## armreduced
module armreduced(
	input clk,
	input reset,
	output[31:0] pc,
	input[31:0] inst,
	input nIRQ,
	output[3:0] be,
	output[31:0] memaddr,
	output memwrite,
	output memread,
	output[31:0] writedata,
	input[31:0] readdata
	);
For scale: about 5500 cells after synthesis, ~1000 flip-flops, about 53000 µm² of cells after synthesis.
==> flow/config.mk <==
export PLATFORM = sky130hd
export DESIGN_NAME = armreduced
export DESIGN_NICKNAME = armreduced
export VERILOG_FILES = /design/flow/design.v
export SDC_FILE = /design/flow/constraint.sdc
export NUM_CORES = 4
export LEC_CHECK = 0
export CAP_MARGIN = 20
export CORE_MARGIN = 2
export CORE_UTILIZATION = 59
export SETUP_SLACK_MARGIN = 2.34
export SLEW_MARGIN = 20
==> flow/constraint.sdc <==
create_clock -name core_clock -period 9.41 [get_ports {clk}]
set_input_delay 1.8820 -clock core_clock [delete_from_list [all_inputs] [get_ports {clk}]]
set_output_delay 1.8820 -clock core_clock [all_outputs]
set_load 0.01 [all_outputs]
run.sh (not shown) runs the stock make flow with config.mk's settings and CLKGATE_MAP_FILE=.
The first run failed in 5_1_grt.
Edit:
- CORE_UTILIZATION: 59 -> 45
- SETUP_SLACK_MARGIN: 2.34 -> default
- clock period: 9.41 -> 9.56 ns (I/O delays scaled with it)
Result:
- The changed run went through all stages and came out clean
- die size went up by 31%
- synthesized cell count is unchanged
- area after synthesis is unchanged
Edit:
- CORE_UTILIZATION: 45 -> 58
- SETUP_SLACK_MARGIN: default -> 2.33
- TNS_END_PERCENT: default -> 5
- clock period: 9.56 -> 9.41 ns (I/O delays scaled with it)
- final cell count came out lower by about 2%
- utilization rises by 19 points
- cell area increases by about 4.4%
Edit:
- CORE_UTILIZATION: 58 -> 41
- SETUP_SLACK_MARGIN: 2.33 -> default
- TNS_END_PERCENT: 5 -> default
- clock period: 9.41 -> 16.9 ns (I/O delays scaled with it)
The new run passed the timing, design-rule and antenna checks. Design area decreases by about 5%. Hold slack barely changes. Final cell count goes up by about 4%. Total power came out lower by about 46%. Core utilization drops by 25 points. Clock skew decreases by 0.017 ns. Critical path depth increases by 2. Setup slack improved by 0.82 ns.

armreduced again, from the RTL that the note above started with.
Design armreduced, start of the top module:
module armreduced(
	input clk,
	input reset,
	output[31:0] pc,
	input[31:0] inst,
	input nIRQ,
	output[3:0] be,
	output[31:0] memaddr,
	output memwrite,
	output memread,
	output[31:0] writedata,
	input[31:0] readdata
	);
==> flow/config.mk <==
export PLATFORM = sky130hd
export DESIGN_NAME = armreduced
export DESIGN_NICKNAME = armreduced
export VERILOG_FILES = /design/flow/design.v
export SDC_FILE = /design/flow/constraint.sdc
export NUM_CORES = 4
export LEC_CHECK = 0
export ABC_AREA = 0
export CAP_MARGIN = 20
export CELL_PAD_IN_SITES_DETAIL_PLACEMENT = 1
export CELL_PAD_IN_SITES_GLOBAL_PLACEMENT = 3
export CORE_ASPECT_RATIO = 0.52
export CORE_MARGIN = 4
export CORE_UTILIZATION = 40
export GPL_ROUTABILITY_DRIVEN = 1
export GPL_TIMING_DRIVEN = 0
export MIN_ROUTING_LAYER = met2
export PLACE_DENSITY = 0.54
export SETUP_SLACK_MARGIN = -1.15
export SLEW_MARGIN = 5
export TNS_END_PERCENT = 95
==> flow/constraint.sdc <==
create_clock -name core_clock -period 20.0 [get_ports {clk}]
set_input_delay 4.0000 -clock core_clock [delete_from_list [all_inputs] [get_ports {clk}]]
set_output_delay 4.0000 -clock core_clock [all_outputs]
set_load 0.01 [all_outputs]
The baseline failed in 5_1_grt with GRT-0116.
Then changed:
==> flow/config.mk (replaced) <==
export PLATFORM = sky130hd
export DESIGN_NAME = armreduced
export DESIGN_NICKNAME = armreduced
export VERILOG_FILES = /design/flow/design.v
export SDC_FILE = /design/flow/constraint.sdc
export NUM_CORES = 4
export LEC_CHECK = 0
export CAP_MARGIN = 20
export CORE_MARGIN = 2
export CORE_UTILIZATION = 58
export HOLD_SLACK_MARGIN = -0.1
export SETUP_SLACK_MARGIN = 2.43
export SLEW_MARGIN = 20
==> flow/constraint.sdc (replaced) <==
create_clock -name core_clock -period 9.4 [get_ports {clk}]
set_input_delay 1.8800 -clock core_clock [delete_from_list [all_inputs] [get_ports {clk}]]
set_output_delay 1.8800 -clock core_clock [all_outputs]
set_load 0.01 [all_outputs]
The changed run stopped in 5_1_grt, error GRT-0116.
Die size shrinks by 32%.
Synthesized cell count is unchanged.
Synthesized area does not change.
Then changed:
--- a/flow/config.mk
+++ b/flow/config.mk
@@ -9,5 +9,3 @@
 export CORE_MARGIN = 2
-export CORE_UTILIZATION = 58
-export HOLD_SLACK_MARGIN = -0.1
-export SETUP_SLACK_MARGIN = 2.43
+export CORE_UTILIZATION = 57
 export SLEW_MARGIN = 20
==> flow/constraint.sdc (replaced) <==
create_clock -name core_clock -period 9.41 [get_ports {clk}]
set_input_delay 1.8820 -clock core_clock [delete_from_list [all_inputs] [get_ports {clk}]]
set_output_delay 1.8820 -clock core_clock [all_outputs]
set_load 0.01 [all_outputs]
What happened: Now the flow completed with no timing, DRC or antenna violations. Area after synthesis stays the same. Synthesized cell count is unchanged. Die size grows by about 1.7%.
Then changed:
--- a/flow/config.mk
+++ b/flow/config.mk
@@ -10,2 +10,4 @@
 export CORE_UTILIZATION = 57
+export SETUP_SLACK_MARGIN = 2.33
 export SLEW_MARGIN = 20
+export TNS_END_PERCENT = 5
==> flow/constraint.sdc (replaced) <==
create_clock -name core_clock -period 9.4 [get_ports {clk}]
set_input_delay 1.8800 -clock core_clock [delete_from_list [all_inputs] [get_ports {clk}]]
set_output_delay 1.8800 -clock core_clock [all_outputs]
set_load 0.01 [all_outputs]
After rerunning: Critical path depth is unchanged; hold slack degrades by 0.0034 ns; clock-buffer cell count drops by 3.
Then changed:
--- a/flow/config.mk
+++ b/flow/config.mk
@@ -9,3 +9,5 @@
 export CORE_MARGIN = 2
-export CORE_UTILIZATION = 57
+export CORE_UTILIZATION = 65
+export CTS_CLUSTER_DIAMETER = 384
+export HOLD_SLACK_MARGIN = 0.29
 export SETUP_SLACK_MARGIN = 2.33
Now the flow failed in 5_1_grt. Die size falls by roughly a tenth. Synthesized area is unchanged. Synthesized cell count is unchanged.

Starting RTL as in the previous note.
Settings: LEC_CHECK=0, CAP_MARGIN=20, CORE_MARGIN=2, CORE_UTILIZATION=66, HOLD_SLACK_MARGIN=0.29, SETUP_SLACK_MARGIN=2.33, SLEW_MARGIN=20, TNS_END_PERCENT=5; clock period 9.41 ns.
The starting point ended with an error in 5_1_grt.
Next try:
- CORE_UTILIZATION: 66 -> 58
- HOLD_SLACK_MARGIN: 0.29 -> default
- SETUP_SLACK_MARGIN: 2.33 -> 1.07
- TNS_END_PERCENT: 5 -> default
- clock period: 9.41 -> 9.4 ns (I/O delays scaled with it)
Effect:
- Now the flow produced a clean layout
- die size is higher by 14%
- synthesized cell count does not change
- area after synthesis stays the same
Next try:
- CORE_UTILIZATION: 58 -> 40
- SETUP_SLACK_MARGIN: 1.07 -> default
- clock period: 9.4 -> 16.9 ns (I/O delays scaled with it)
Result: Setup slack gets better by 1.9 ns. Synthesized area is unchanged. Hold slack gets better by 0.0082 ns. Final cell count came out higher by about 6%. Clock power came out lower by 47%. Cell area came out lower by 1.0%. Routed wire length came out higher by 0.85%.
Next try:
- CORE_UTILIZATION: 40 -> 57
- clock period: 16.9 -> 9.4 ns (I/O delays scaled with it)
=> Count of clock-buffer cells in the layout increases by 1; setup slack degrades by 2.3 ns; total power increases by well over a third; final area stays flat; synthesized area is unchanged; via count increases by a few percent.

Setup of zinc:
armreduced again, from the RTL that the note above started with.
// armreduced
module armreduced(
	input clk,
	input reset,
	output[31:0] pc,
	input[31:0] inst,
	input nIRQ,
	output[3:0] be,
	output[31:0] memaddr,
	output memwrite,
	output memread,
	output[31:0] writedata,
	input[31:0] readdata
	);
make LEC_CHECK=0 CAP_MARGIN=20 CORE_MARGIN=2 CORE_UTILIZATION=40 SLEW_MARGIN=20 finish   # period 20.0 ns
diff inputs: zinc => violet
- changing CORE_UTILIZATION from 40 to 64
- setting SETUP_SLACK_MARGIN to 4.88 for the first time
- changing the clock period (ns, I/O delays scaled along) from 20.0 to 16.8
Tool error GRT-0116 stopped violet during global routing; no final results.
Diff zinc -> violet: die size decreased by about 37% relative to the old numbers; final weighted congestion in routability-driven placement increased by 0.050 relative to the old numbers; number of post-CTS setup repair buffers increased by 266 relative to the old numbers; area share of xor/xnor cells in the synthesized design closely matched the old numbers.
Input-level comparison between nickel and violet:
- CORE_UTILIZATION: 64 -> 59
- SETUP_SLACK_MARGIN: 4.88 -> unset
- the clock period (ns, I/O delays scaled along): 16.8 -> 9.41
## What came out
violet → nickel: post-detailed-placement half-perimeter wirelength up 7.0%; complex-gate fraction of the synthesized area closely matched the old numbers; cell resize tally after clock tree synthesis fell 1192; tally of unique sky130hd cells used after synthesis now sits at about the same level.
Against violet as the reference, nickel delivers a lower number of buffers inserted by post-CTS setup repair.
Changes observed in nickel relative to violet: post-synthesis simple-gate area fraction was more or less identical, final estimated routing congestion in global placement went down by 0.036, chip width went up by about 4%, chip area line of the yosys report was more or less identical.
nickel | stages: all done | timing, DRC, antenna: all pass
#### Input delta (juniper over nickel)
- SETUP_SLACK_MARGIN: unset -> 1.72
- HOLD_SLACK_MARGIN: unset -> 0.29
- CORE_UTILIZATION: 59 -> 65
- MAX_ROUTING_LAYER: unset -> met4
==> results <==
juniper: it failed with a tool error in global routing, so there are no final results. Compared to nickel, juniper has instance area after placement about 0.7% lower. Compared with nickel, in juniper area inside the core boundary now sits lower; chip footprint decreased by 9.1% relative to the old numbers.
The following lists how quartz was set up differently from juniper:
- clearing SETUP_SLACK_MARGIN, which used to be 1.72
- clearing MAX_ROUTING_LAYER, which used to be met4
- clearing HOLD_SLACK_MARGIN, which used to be 0.29
- swapping 65 for 50 in CORE_UTILIZATION
- swapping 9.41 for 9.4 in the clock period (ns, I/O delays scaled along)
Findings:
- quartz finished all stages; the layout is clean.
- Diff juniper -> quartz | instance area at placement | up slightly
- Compared with juniper, vertical die dimension in quartz increased by more than 10%.
- Number of setup buffers added after CTS in quartz is 77 below juniper.
- Re estimated wirelength of the detail-placed design: juniper and quartz aren't equal, and the higher value belongs to quartz.
- [diff] setup slack after placement, quartz relative to juniper: regression
- quartz vs. juniper: cell resize tally after clock tree synthesis decreased by 652 relative to the old numbers, average instance area after synthesis closely matched the old numbers, die size increased by about 30% relative to the old numbers, post-synthesis xor/xnor area fraction closely matched the old numbers.
Changes in garnet relative to quartz:
- CORE_UTILIZATION changed from 50 to 70
- CTS_CLUSTER_DIAMETER newly set to 370
- SETUP_SLACK_MARGIN newly set to 1.07
- CTS_CLUSTER_SIZE newly set to 22
- HOLD_SLACK_MARGIN newly set to 0.29
### Flow results
For garnet, the flow was terminated by a tool error in global routing and produced no final design. Relative to quartz, the die height of garnet is lower by about 15%. Compared with quartz, in garnet global placer's final weighted congestion went up by 6.8%, pre-placement core utilization increased 21 points, total CTS buffers now sits lower.
Power figures rest on the tool's default switching activity, not on a simulated workload.
